==> 07-16 <==
==> flow/design.v (excerpt) <==
module alu16_top(clk, valA, valB, aluop, sub, lr, cc, result);
make LEC_CHECK=0 ABC_AREA=1 CAP_MARGIN=10 CORE_MARGIN=2 CORE_UTILIZATION=72 PLACE_DENSITY=0.4 SETUP_SLACK_MARGIN=0.11 SLEW_MARGIN=20 finish   # period 3.78 ns
run.sh (not shown) runs the stock make flow with config.mk's settings and CLKGATE_MAP_FILE=.
==> 02-02: changes against 07-16 <==
ABC_AREA = unset   (was 1)
CAP_MARGIN = 20   (was 10)
CORE_UTILIZATION = 63   (was 72)
CTS_CLUSTER_DIAMETER = 41   (was unset)
PLACE_DENSITY = unset   (was 0.4)
SETUP_SLACK_MARGIN = -0.33   (was 0.11)
==> flow/constraint.sdc (replaced) <==
create_clock -name core_clock -period 4.0 [get_ports {clk}]
set_input_delay 0.8000 -clock core_clock [delete_from_list [all_inputs] [get_ports {clk}]]
set_output_delay 0.8000 -clock core_clock [all_outputs]
set_load 0.01 [all_outputs]
==> 07-14: changes against 07-16 <==
CTS_CLUSTER_DIAMETER = 199   (was unset)
CTS_CLUSTER_SIZE = 97   (was unset)
==> flow/constraint.sdc (replaced) <==
create_clock -name core_clock -period 3.31 [get_ports {clk}]
set_input_delay 0.6620 -clock core_clock [delete_from_list [all_inputs] [get_ports {clk}]]
set_output_delay 0.6620 -clock core_clock [all_outputs]
set_load 0.01 [all_outputs]
==> flow_metrics.py <==
# Auto-generated metrics
metrics = {
    "yosys": {
        "post-synth-top-area-fraction": 0.1917,
        "synth_compound_gate_area_share": 0.1205,
        "mux_area_frac": 0,
        "yosys.cell_types.count": 41,
        "yosysChipArea_mm2": 0.006011,
    },
    "grt": {
        "grt.overflow.total": 3,
        "grtUsageTotal": 0.6620,
    },
    "outcome": {
        "flow.stopped_at": "global routing",
        "outcome": "did not finish",
        "flow.first_error": "[ERROR GRT-0116] Global routing finished with congestion. Check the congestion regions in the DRC Viewer.",
    },
    "die": {
        "dieHeight_um": 95.37,
    },
    "place": {
        "placedCellCount": 1145,
        "routabilityCongestion": 1.148,
    },
}
That was 07-14.
==> flow_metrics.py <==
# Synthesis and PnR figures
metrics = {
    "yosys": {
        "mux_area_frac": 0,
        "post-synth-top-area-fraction": 0.1917,
        "ys.warnings.count": 1,
        "synth_top_cell_by_area": "nand2_1",
        "yosys.cell_types.count": 41,
        "synth_compound_gate_area_share": 0.1205,
    },
    "grt": {
        "grt.overflow.total": 0,
    },
    "outcome": {
        "outcome": "timing/DRC/antenna clean",
    },
    "place": {
        "placedCellCount": 1115,
        "routabilityCongestion": 1.127,
    },
    "pwr": {
        "comb_power_mw": 0.847,
    },
}
That was 07-16.
==> flow_metrics.py <==
# Synthesis and PnR figures
metrics = {
    "grt": {
        "grt.overflow.total": 0,
        "grtUsageTotal": 0.4603,
    },
    "outcome": {
        "outcome": "finished with violations",
        "violatedChecks": "setup timing",
    },
    "yosys": {
        "mux_area_frac": 0.1195,
        "synth_compound_gate_area_share": 0.2932,
        "yosys.cell_types.count": 84,
    },
    "timing": {
        "finalSetupViolCount": 1,
        "fin_ws_ns": -0.2046,
    },
    "place": {
        "routabilityCongestion": 1.278,
    },
}
That was 02-02.

========
==> 04-27: inputs <==
Starting RTL as in the previous note.
==> flow/config.mk <==
export PLATFORM = sky130hd
export DESIGN_NAME = alu16_top
export DESIGN_NICKNAME = alu16_top
export VERILOG_FILES = /design/flow/design.v
export SDC_FILE = /design/flow/constraint.sdc
export NUM_CORES = 4
export LEC_CHECK = 0
export ABC_AREA = 1
export CAP_MARGIN = 20
export CORE_MARGIN = 2
export CORE_UTILIZATION = 68
export CTS_CLUSTER_DIAMETER = 57
export CTS_CLUSTER_SIZE = 37
export HOLD_SLACK_MARGIN = 0.24
export SETUP_SLACK_MARGIN = -0.3
export SLEW_MARGIN = 20
==> flow/constraint.sdc <==
create_clock -name core_clock -period 3.1 [get_ports {clk}]
set_input_delay 0.6200 -clock core_clock [delete_from_list [all_inputs] [get_ports {clk}]]
set_output_delay 0.6200 -clock core_clock [all_outputs]
set_load 0.01 [all_outputs]
==> 06-12 (differences from 04-27) <==
Settings changed: ABC_AREA 1 to 0, CORE_ASPECT_RATIO set to 1.17, CORE_UTILIZATION 68 to 66, CTS_CLUSTER_DIAMETER 57 to not set, CTS_CLUSTER_SIZE 37 to not set, GPL_ROUTABILITY_DRIVEN set to 1, HOLD_SLACK_MARGIN 0.24 to not set, MIN_ROUTING_LAYER set to met1, SETUP_SLACK_MARGIN -0.3 to not set.
==> flow/constraint.sdc (replaced) <==
create_clock -name core_clock -period 3.59 [get_ports {clk}]
set_input_delay 0.7180 -clock core_clock [delete_from_list [all_inputs] [get_ports {clk}]]
set_output_delay 0.7180 -clock core_clock [all_outputs]
set_load 0.01 [all_outputs]
==> 07-26 (differences from 04-27) <==
Settings changed: ABC_AREA 1 to not set, CORE_UTILIZATION 68 to 57, CTS_CLUSTER_DIAMETER 57 to not set, CTS_CLUSTER_SIZE 37 to not set, HOLD_SLACK_MARGIN 0.24 to not set, SETUP_SLACK_MARGIN -0.3 to 0.97.
==> flow/constraint.sdc (replaced) <==
create_clock -name core_clock -period 3.41 [get_ports {clk}]
set_input_delay 0.6820 -clock core_clock [delete_from_list [all_inputs] [get_ports {clk}]]
set_output_delay 0.6820 -clock core_clock [all_outputs]
set_load 0.01 [all_outputs]
==> 03-07 (differences from 04-27) <==
Settings changed: ABC_AREA 1 to not set, CORE_UTILIZATION 68 to 13, CTS_CLUSTER_DIAMETER 57 to not set, CTS_CLUSTER_SIZE 37 to not set, HOLD_SLACK_MARGIN 0.24 to not set, SETUP_SLACK_MARGIN -0.3 to not set.
==> flow/constraint.sdc (replaced) <==
create_clock -name core_clock -period 5.01 [get_ports {clk}]
set_input_delay 1.0020 -clock core_clock [delete_from_list [all_inputs] [get_ports {clk}]]
set_output_delay 1.0020 -clock core_clock [all_outputs]
set_load 0.01 [all_outputs]
==> reports/results.ini <==
[outcome]
outcome = stopped before the end
haltStage = 5_1_grt
firstError = [ERROR GRT-0232] Routing congestion too high. Check the congestion heatmap in the GUI.

[clocking]
cts_max_path_buffers = 2

[placed_design]
routabilityCongestion = 1.21
dpl.hpwl_um = 22700

[global_routing]
use_met3 = 0.794
grtUsageMet1 = 0.905

[logic_synthesis]
syn-mean-instance-area_um2 = 7.87
ys_area_um2 = 6720
ys_types = 84
largest_area_cell = dfxtp_1
simple_gate_share = 0.166
syn_inst = 854

[floorplanning]
die_h_um = 113
core_um2 = 11500

-- figures above: 07-26

==> reports/results.ini <==
[logic_synthesis]
ys_sh_aoi = 0.121
syn_inst = 975
yosysTopAreaCellShare = 0.192
ys_area_um2 = 6010
largest_area_cell = nand2_1
syn-mean-instance-area_um2 = 6.16
simple_gate_share = 0.424
ys_types = 41

[floorplanning]
core_um2 = 8640
die_h_um = 98.0
die_w_um = 98.0

[clocking]
cts.repair.resized = 5
cts_htree_levels = 3
cts_max_path_buffers = 2

[global_routing]
grtUsageMet1 = 0.789
use_met3 = 0.610

[outcome]
outcome = stopped before the end
haltStage = 5_1_grt
firstError = [ERROR GRT-0232] Routing congestion too high. Check the congestion heatmap in the GUI.

[placed_design]
dpl.hpwl_um = 17600
routabilityCongestion = 1.12

-- figures above: 04-27

==> reports/results.ini <==
[outcome]
haltStage = 4_1_cts
outcome = stopped before the end
firstError = [ERROR DPL-0033] detailed placement checks failed during check placement.

[logic_synthesis]
ys_area_um2 = 6720
syn_inst = 854
largest_area_cell = dfxtp_1
simple_gate_share = 0.166
syn-mean-instance-area_um2 = 7.87

[floorplanning]
core_um2 = 9860
die_h_um = 113

[placed_design]
routabilityCongestion = 1.34
post-place-ws_ns = -0.443

-- figures above: 06-12

==> reports/results.ini <==
[global_routing]
grtUsageMet1 = 0.149
use_met3 = 0.0217

[logic_synthesis]
syn-mean-instance-area_um2 = 7.87
largest_area_cell = dfxtp_1
simple_gate_share = 0.166
ys_seq_elements = 57
syn_inst = 854

[final_timing]
clock_skew_ns = 0.0153
worst_slack_ns = 0.449

[worst_setup_path]
critPathMaxFanout = 29

[floorplanning]
die_h_um = 231

[outcome]
outcome = timing/DRC/antenna clean

[detailed_routing]
vias_per_cell = 4.62

[clocking]
cts_max_path_buffers = 2

[placed_design]
dpl.hpwl_um = 24400

[power_and_ir_drop]
power.leakage_uw = 0.00329

-- figures above: 03-07


========
==> run G: inputs <==
alu16_top again, from the RTL that the note above started with.
export LEC_CHECK = 0
export ABC_AREA = 0
export CAP_MARGIN = 25
export CELL_PAD_IN_SITES_DETAIL_PLACEMENT = 2
export CELL_PAD_IN_SITES_GLOBAL_PLACEMENT = 1
export CORE_ASPECT_RATIO = 0.54
export CORE_MARGIN = 5
export CORE_UTILIZATION = 57
export CTS_CLUSTER_DIAMETER = 219
export GPL_ROUTABILITY_DRIVEN = 1
export GPL_TIMING_DRIVEN = 0
export MIN_ROUTING_LAYER = met2
export PLACE_DENSITY_LB_ADDON = 0.03
export SLEW_MARGIN = 10
export TNS_END_PERCENT = 70
create_clock -name core_clock -period 6.38 [get_ports {clk}]
==> inputs of run C, as changes to run G <==
ABC_AREA = 1   (was 0)
CAP_MARGIN = 20   (was 25)
CELL_PAD_IN_SITES_DETAIL_PLACEMENT = default   (was 2)
CELL_PAD_IN_SITES_GLOBAL_PLACEMENT = default   (was 1)
CORE_ASPECT_RATIO = 1.17   (was 0.54)
CORE_MARGIN = 2   (was 5)
CORE_UTILIZATION = 15   (was 57)
CTS_CLUSTER_DIAMETER = default   (was 219)
GPL_TIMING_DRIVEN = default   (was 0)
MIN_ROUTING_LAYER = met1   (was met2)
PLACE_DENSITY_LB_ADDON = 0.14   (was 0.03)
SETUP_SLACK_MARGIN = 1.23   (was default)
SLEW_MARGIN = 20   (was 10)
TNS_END_PERCENT = default   (was 70)
==> inputs of run Z, as changes to run G <==
ABC_AREA = default   (was 0)
CAP_MARGIN = 20   (was 25)
CELL_PAD_IN_SITES_DETAIL_PLACEMENT = default   (was 2)
CELL_PAD_IN_SITES_GLOBAL_PLACEMENT = default   (was 1)
CORE_ASPECT_RATIO = default   (was 0.54)
CORE_MARGIN = 2   (was 5)
CORE_UTILIZATION = 40   (was 57)
CTS_CLUSTER_DIAMETER = default   (was 219)
GPL_ROUTABILITY_DRIVEN = default   (was 1)
GPL_TIMING_DRIVEN = default   (was 0)
MIN_ROUTING_LAYER = default   (was met2)
PLACE_DENSITY_LB_ADDON = default   (was 0.03)
SLEW_MARGIN = 20   (was 10)
TNS_END_PERCENT = default   (was 70)
==> flow/constraint.sdc (replaced) <==
create_clock -name core_clock -period 4.7 [get_ports {clk}]
set_input_delay 0.9400 -clock core_clock [delete_from_list [all_inputs] [get_ports {clk}]]
set_output_delay 0.9400 -clock core_clock [all_outputs]
set_load 0.01 [all_outputs]
==> impl_metrics.ini <==
; implementation run metrics
[synthesis]
yosysSeqAreaShare_pct = 16.98
fa_ha_area_share_pct = 11.92
top_area_cell = dfxtp_1
syn-num-nets = 957
synth_top_area_share_pct = 16.98
avgSynthCellArea_um2 = 7.869

[run_status]
firstError = Error: detail_place.tcl, 38 bad optional access
status = did not finish
stop_stage = detailed placement (3_5_place_dp)
(the above is from run G)
==> impl_metrics.ini <==
; generated from flow reports
[run_status]
status = finished clean

[detailed_routing]
wl_met2_mm = 12.07

[worst_setup_path]
path_class = register to register

[synthesis]
top_cell = a21oi_1
synth_top_area_share_pct = 16.98
avgSynthCellArea_um2 = 7.869
ys_sh_mux_pct = 11.95
top_area_cell = dfxtp_1
fa_ha_area_share_pct = 11.92

[power_and_ir_drop]
p_clk_share_pct = 32.9

[sta]
fin_ws_ns = 0.2917
(the above is from run Z)
==> impl_metrics.ini <==
; generated from flow reports
[run_status]
status = finished clean

[worst_setup_path]
path_class = register to register
start_kind = register

[synthesis]
yosysWarningCount = 1
top_area_cell = nand2_1
fa_ha_area_share_pct = 13.32
avgSynthCellArea_um2 = 6.165
synth_top_area_share_pct = 19.17

[layout]
clockNetworkAreaShare_pct = 4.450
sh_seq_area_pct = 15.37

[sta]
rsz0062_at_grt = false

[detailed_routing]
wl_met2_mm = 13.73
(the above is from run C)
Power and IR drop assume default switching activity.
